==> job 5598: inputs <==
==> flow/design.v <==
module mult(input [3:0] a, input [3:0] b, output reg [8:0] c
    );
always@(*)
c= a*b;
endmodule
module ad(input [8:0] a1, input [8:0] b1, output reg [9:0] c1
    );
always@(*)
c1= a1+b1;
endmodule
module ad2(input [8:0] a2, input [9:0] b2, output reg [10:0] c2
    );
always@(*)
c2= a2+b2;
endmodule
module ad3(input [8:0] a3, input [10:0] b3, output reg [11:0] c3
    );
always@(*)
c3= a3+b3;
endmodule
`timescale 1ns / 1ps
module mem_ram (input clk, wren, 
                input [3:0] d11,input [3:0] d12,input [3:0] d13,input [3:0] d14,input [3:0] d15,input [3:0] d16,input [3:0] d17,input [3:0]d18,
					 input [3:0] d21,input [3:0] d22,input [3:0] d23,input [3:0] d24,input [3:0] d25,input [3:0] d26,input [3:0] d27,input [3:0]d28,
					 input [3:0] d31,input [3:0] d32,input [3:0] d33,input [3:0] d34,input [3:0] d35,input [3:0] d36,input [3:0] d37,input [3:0]d38,
					 input [3:0] d41,input [3:0] d42,input [3:0] d43,input [3:0] d44,input [3:0] d45,input [3:0] d46,input [3:0] d47,input [3:0]d48,
					 input [3:0] r1,input [3:0] r2,
					 input [3:0] r3,input [3:0] r4,
					 output [11:0] w_sum11,
					 output [11:0] w_sum12,
					 output [11:0] w_sum13,
					 output [11:0] w_sum14,
					 output [11:0] w_sum15,
					 output [11:0] w_sum16,
					 output [11:0] w_sum17,
					 output [11:0] w_sum18
					 );
  reg [31:0] mem [3:0];  
  wire [8:0] p11, p21,p31,p41;
  wire [8:0] p12, p22,p32,p42;
  wire [8:0] p13, p23,p33,p43;
  wire [8:0] p14, p24,p34,p44;
  wire [8:0] p15, p25,p35,p45;
  wire [8:0] p16, p26,p36,p46;
  wire [8:0] p17, p27,p37,p47;
  wire [8:0] p18, p28,p38,p48;
wire [9:0] s11,s12,s13,s14,s15,s16,s17,s18;
wire [10:0] s21,s22,s23,s24,s25,s26,s27,s28;
wire [11:0] s31,s32,s33,s34,s35,s36,s37,s38;
  always @(posedge clk) 
      begin
            if (wren) begin
                mem[0][31-:4]<=d11;
					 mem[0][27-:4] <=d12;
					 mem[0][23-:4]<=d13;
					 mem[0][19-:4]<=d14;
					 mem[0][15-:4]<=d15;
					 mem[0][11-:4]<=d16;
					 mem[0][7-:4]<=d17;
					 mem[0][3-:4]<=d18;
					 mem[1][31-:4]<=d21;
					 mem[1][27-:4] <=d22;
					 mem[1][23-:4]<=d23;
					 mem[1][19-:4]<=d24;
					 mem[1][15-:4]<=d25;
					 mem[1][11-:4]<=d26;
					 mem[1][7-:4]<=d27;
					 mem[1][3-:4]<=d28;
					 mem[2][31-:4]<=d31;
					 mem[2][27-:4] <=d32;
					 mem[2][23-:4]<=d33;
					 mem[2][19-:4]<=d34;
					 mem[2][15-:4]<=d35;
					 mem[2][11-:4]<=d36;
					 mem[2][7-:4]<=d37;
					 mem[2][3-:4]<=d38;
					 mem[3][31-:4]<=d41;
					 mem[3][27-:4] <=d42;
					 mem[3][23-:4]<=d43;
					 mem[3][19-:4]<=d44;
					 mem[3][15-:4]<=d45;
					 mem[3][11-:4]<=d46;
					 mem[3][7-:4]<=d47;
					 mem[3][3-:4]<=d48;
            end
		end		 
generate
   mult m11(.a(r1),
				.b(mem[0][31-:4]),
				.c(p11) 
				);
	mult m21(
	         .a(r2),
				.b(mem[1][31-:4]),
				.c(p21)
	         );		
   mult m31(
	         .a(r3),
				.b(mem[2][31-:4]),
				.c(p31)
	         );		
   mult m41(
	         .a(r4),
				.b(mem[3][31-:4]), 
				.c(p41)
	         );	
  ad add11 ( 
            .a1(p11),
				.b1(p21),
				.c1(s11)
           );  
  ad2 add21 (
            .b2(s11),
				.a2(p31),
				.c2(s21)
          );
  ad3 add31 (
             .b3(s21),
				 .a3(p41),
				 .c3(s31)
				 );
    mult m12(.a(r1),
				.b(mem[0][27-:4]),
				.c(p12)
				);
	mult m22(
	         .a(r2),
				.b(mem[1][27-:4]),
				.c(p22)
	         );		
   mult m32(
	         .a(r3),
				.b(mem[2][27-:4]),
				.c(p32)
	         );		
   mult m42(
	         .a(r4),
				.b(mem[3][27-:4]), 
				.c(p42)
	         );	
  ad add12 ( 
            .a1(p12),
				.b1(p22),
				.c1(s12)
           );  
  ad2 add22 (
            .b2(s12),
				.a2(p32),
				.c2(s22)
          );
  ad3 add32 (
             .b3(s22),
				 .a3(p42),
				 .c3(s32)
				 );
   mult m13(.a(r1),
				.b(mem[0][23-:4]),
				.c(p13)
				);
	mult m23(
	         .a(r2),
				.b(mem[1][23-:4]),
				.c(p23)
	         );		
   mult m33(
	         .a(r3),
				.b(mem[2][23-:4]),
				.c(p33)
	         );		
   mult m43(
	         .a(r4),
				.b(mem[3][23-:4]), 
				.c(p43)
	         );	
  ad add13 ( 
            .a1(p13),
				.b1(p23),
				.c1(s13)
           );  
  ad2 add23 (
            .b2(s13),
				.a2(p33),
				.c2(s23)
          );
  ad3 add33 (
             .b3(s23),
				 .a3(p43),
				 .c3(s33)
				 );
  mult m14(.a(r1),
				.b(mem[0][19-:4]),
				.c(p14)
				);
	mult m24(
	         .a(r2),
				.b(mem[1][19-:4]),
				.c(p24)
	         );		
   mult m34(
	         .a(r3),
				.b(mem[2][19-:4]),
				.c(p34)
	         );		
   mult m44(
	         .a(r4),
				.b(mem[3][19-:4]), 
				.c(p44)
	         );	
  ad add14 ( 
            .a1(p14),
				.b1(p24),
				.c1(s14)
           );  
  ad2 add24 (
            .b2(s14),
				.a2(p34),
				.c2(s24)
          );
  ad3 add34 (
             .b3(s24),
				 .a3(p44),
				 .c3(s34)
				 );
  mult m15(.a(r1),
				.b(mem[0][15-:4]),
				.c(p15)
				);
	mult m25(
	         .a(r2),
				.b(mem[1][15-:4]),
				.c(p25)
	         );		
   mult m35(
	         .a(r3),
				.b(mem[2][15-:4]),
				.c(p35)
	         );		
   mult m45(
	         .a(r4),
				.b(mem[3][15-:4]), 
				.c(p45)
	         );	
  ad add15 ( 
            .a1(p15),
				.b1(p25),
				.c1(s15)
           );  
  ad2 add25 (
            .b2(s15),
				.a2(p35),
				.c2(s25)
          );
  ad3 add35 (
             .b3(s25),
				 .a3(p45),
				 .c3(s35)
				 );
   mult m16(.a(r1),
				.b(mem[0][11-:4]),
				.c(p16)
				);
	mult m26(
	         .a(r2),
				.b(mem[1][11-:4]),
				.c(p26)
	         );		
   mult m36(
	         .a(r3),
				.b(mem[2][11-:4]),
				.c(p36)
	         );		
   mult m46(
	         .a(r4),
				.b(mem[3][11-:4]), 
				.c(p46)
	         );	
  ad add16 ( 
            .a1(p16),
				.b1(p26),
				.c1(s16)
           );  
  ad2 add26 (
            .b2(s16),
				.a2(p36),
				.c2(s26)
          );
  ad3 add36 (
             .b3(s26),
				 .a3(p46),
				 .c3(s36)
				 );
   mult m17(.a(r1),
				.b(mem[0][7-:4]),
				.c(p17)
				);
	mult m27(
	         .a(r2),
				.b(mem[1][7-:4]),
				.c(p27)
	         );		
   mult m37(
	         .a(r3),
				.b(mem[2][7-:4]),
				.c(p37)
	         );		
   mult m47(
	         .a(r4),
				.b(mem[3][7-:4]), 
				.c(p47)
	         );	
  ad add17 ( 
            .a1(p17),
				.b1(p27),
				.c1(s17)
           );  
  ad2 add27 (
            .b2(s17),
				.a2(p37),
				.c2(s27)
          );
  ad3 add37 (
             .b3(s27),
				 .a3(p47),
				 .c3(s37)
				 );
  mult m18(.a(r1),
				.b(mem[0][3-:4]),
				.c(p18)
				);
	mult m28(
	         .a(r2),
				.b(mem[1][3-:4]),
				.c(p28)
	         );		
   mult m38(
	         .a(r3),
				.b(mem[2][3-:4]),
				.c(p38)
	         );		
   mult m48(
	         .a(r4),
				.b(mem[3][3-:4]), 
				.c(p48)
	         );	
  ad add18 ( 
            .a1(p18),
				.b1(p28),
				.c1(s18)
           );  
  ad2 add28 (
            .b2(s18),
				.a2(p38),
				.c2(s28)
          );
  ad3 add38 (
             .b3(s28),
				 .a3(p48),
				 .c3(s38)
				 );
assign w_sum11 =s31;
assign w_sum12 =s32;
assign w_sum13 =s33;
assign w_sum14 =s34;
assign w_sum15 =s35;
assign w_sum16 =s36;
assign w_sum17 =s37;
assign w_sum18 =s38;
endgenerate
endmodule
==> flow/run.sh <==
#!/bin/bash
# the make line also repeats each setting of config.mk as NAME=value (left out here)
make -C /OpenROAD-flow-scripts/flow DESIGN_CONFIG=/design/flow/config.mk WORK_HOME=/design/flow/orfs CLKGATE_MAP_FILE= finish
==> flow/config.mk <==
export PLATFORM = sky130hd
export DESIGN_NAME = mem_ram
export DESIGN_NICKNAME = mem_ram
export VERILOG_FILES = /design/flow/design.v
export SDC_FILE = /design/flow/constraint.sdc
export NUM_CORES = 4
export LEC_CHECK = 0
export CAP_MARGIN = 20
export CORE_MARGIN = 2
export CORE_UTILIZATION = 61
export CTS_CLUSTER_SIZE = 75
export MAX_ROUTING_LAYER = met4
export SLEW_MARGIN = 20
==> flow/constraint.sdc <==
create_clock -name core_clock -period 5.35 [get_ports {clk}]
set_input_delay 1.0700 -clock core_clock [delete_from_list [all_inputs] [get_ports {clk}]]
set_output_delay 1.0700 -clock core_clock [all_outputs]
set_load 0.01 [all_outputs]
==> job 8697: changes against job 5598 <==
==> flow/config.mk (replaced) <==
export PLATFORM = sky130hd
export DESIGN_NAME = mem_ram
export DESIGN_NICKNAME = mem_ram
export VERILOG_FILES = /design/flow/design.v
export SDC_FILE = /design/flow/constraint.sdc
export NUM_CORES = 4
export LEC_CHECK = 0
export CAP_MARGIN = 15
export CORE_MARGIN = 2
export CORE_UTILIZATION = 70
export CTS_CLUSTER_SIZE = 36
export SLEW_MARGIN = 30
==> flow/constraint.sdc (replaced) <==
create_clock -name core_clock -period 6.89 [get_ports {clk}]
set_input_delay 1.3780 -clock core_clock [delete_from_list [all_inputs] [get_ports {clk}]]
set_output_delay 1.3780 -clock core_clock [all_outputs]
set_load 0.01 [all_outputs]
==> job 7643: changes against job 5598 <==
--- a/flow/config.mk
+++ b/flow/config.mk
@@ -9,5 +9,5 @@
 export CORE_MARGIN = 2
-export CORE_UTILIZATION = 61
-export CTS_CLUSTER_SIZE = 75
-export MAX_ROUTING_LAYER = met4
+export CORE_UTILIZATION = 40
+export HOLD_SLACK_MARGIN = 0.2
+export MIN_ROUTING_LAYER = met2
 export SLEW_MARGIN = 20
==> flow/constraint.sdc (replaced) <==
create_clock -name core_clock -period 10.0 [get_ports {clk}]
set_input_delay 2.0000 -clock core_clock [delete_from_list [all_inputs] [get_ports {clk}]]
set_output_delay 2.0000 -clock core_clock [all_outputs]
set_load 0.01 [all_outputs]
==> job 5962: changes against job 5598 <==
--- a/flow/config.mk
+++ b/flow/config.mk
@@ -7,7 +7,8 @@
 export LEC_CHECK = 0
+export ABC_AREA = 1
 export CAP_MARGIN = 20
 export CORE_MARGIN = 2
-export CORE_UTILIZATION = 61
-export CTS_CLUSTER_SIZE = 75
-export MAX_ROUTING_LAYER = met4
+export CORE_UTILIZATION = 71
+export CTS_CLUSTER_SIZE = 35
+export PLACE_DENSITY_LB_ADDON = 0.06
 export SLEW_MARGIN = 20
==> flow/constraint.sdc (replaced) <==
create_clock -name core_clock -period 4.94 [get_ports {clk}]
set_input_delay 0.9880 -clock core_clock [delete_from_list [all_inputs] [get_ports {clk}]]
set_output_delay 0.9880 -clock core_clock [all_outputs]
set_load 0.01 [all_outputs]
==> run notes <==
Per the final timing report, the hold violations number 0. The max-capacitance violation count came out at 0. For reference, the final report shows the max-slew violation count at 0. In this build the clock could be raised as far as 103 MHz. The run gives 42.8% as the global routing met3 resource utilization.

The run gives 696 for the tapcell count. The run finished with no timing, DRC or antenna violations. The finished cells cover 25800 um2. The global routing usage on met2 is 33.9%, and the depth of the CTS H-tree is 4. The worst hold path terminates at mem[1][17]. After Yosys synthesis, AND-OR and OR-AND compound gates account for 3.84% of the synthesized area. For this sky-water flow run, the detailed-routed wirelength per cell is reported as 17.3 um. The maximum number of pins on one net before global-route repair is 78.

The run gives 8 for the number of detailed-route iterations in the first pass.
[end of results for job 7643]
==> run notes <==
The flow ran to the end, but the layout failed its checks. A clean result was blocked by setup timing. For the design area, the log shows 30800 um2. With the depth of the CTS H-tree at 4, the tapcell count is 461. Number of detailed-route iterations in the first pass: 7. For reference, the final report shows the hold violation count at 0. Number of endpoints failing setup at the final stage: 72. The global routing met3 resource utilization is 8.58%. The final max-slew violation count recorded for this run is 0.

The routed length per instance is 21.6 um. The flow reports an fmax of 142 MHz. The run gives -1.67 ns as the final critical-path setup slack.
[end of results for job 5598]
==> run notes <==
Of the post-synthesis cell area, the part taken by muxes is 0%. The run stopped with a tool error. In the synthesis report, Yosys lists the chip area as 22600 um2.

The run gives 8.47 um2 for the mean instance size in the synthesized netlist. The run gives 0.592% for the area fraction in compound gates. It got as far as 4_1_cts and failed there. The first error in the log reads "[ERROR DPL-0033] detailed placement checks failed during check placement". The synth_stat.txt file lists the number of cells as 2668.

The number of placed instances, taps included, is 3491.
[end of results for job 5962]
==> run notes <==
Sequential fraction of the synthesis area: 17.6%. The routability-driven placement congestion ratio was 0.908. The depth of the CTS H-tree came out at 4. The count of buffers added by post-CTS timing repair for setup was 57. Logged for this run, the post-placement worst setup slack is -1.42 ns.

The tools report the failing step as 5_1_grt. A synthesized cell averages 10.0 um2. Of all flip-flops after synthesis, the portion carrying an async set or reset was 0%.

In this run, the synthesized area fraction spent on xor and xnor cells is recorded as 1.36%. The synthesized netlist devotes 14.3% of its cell area to simple gates. The flow did not finish. The area fraction in compound gates is 3.84%. The main logic family after synthesis is adder cells.
[end of results for job 8697]
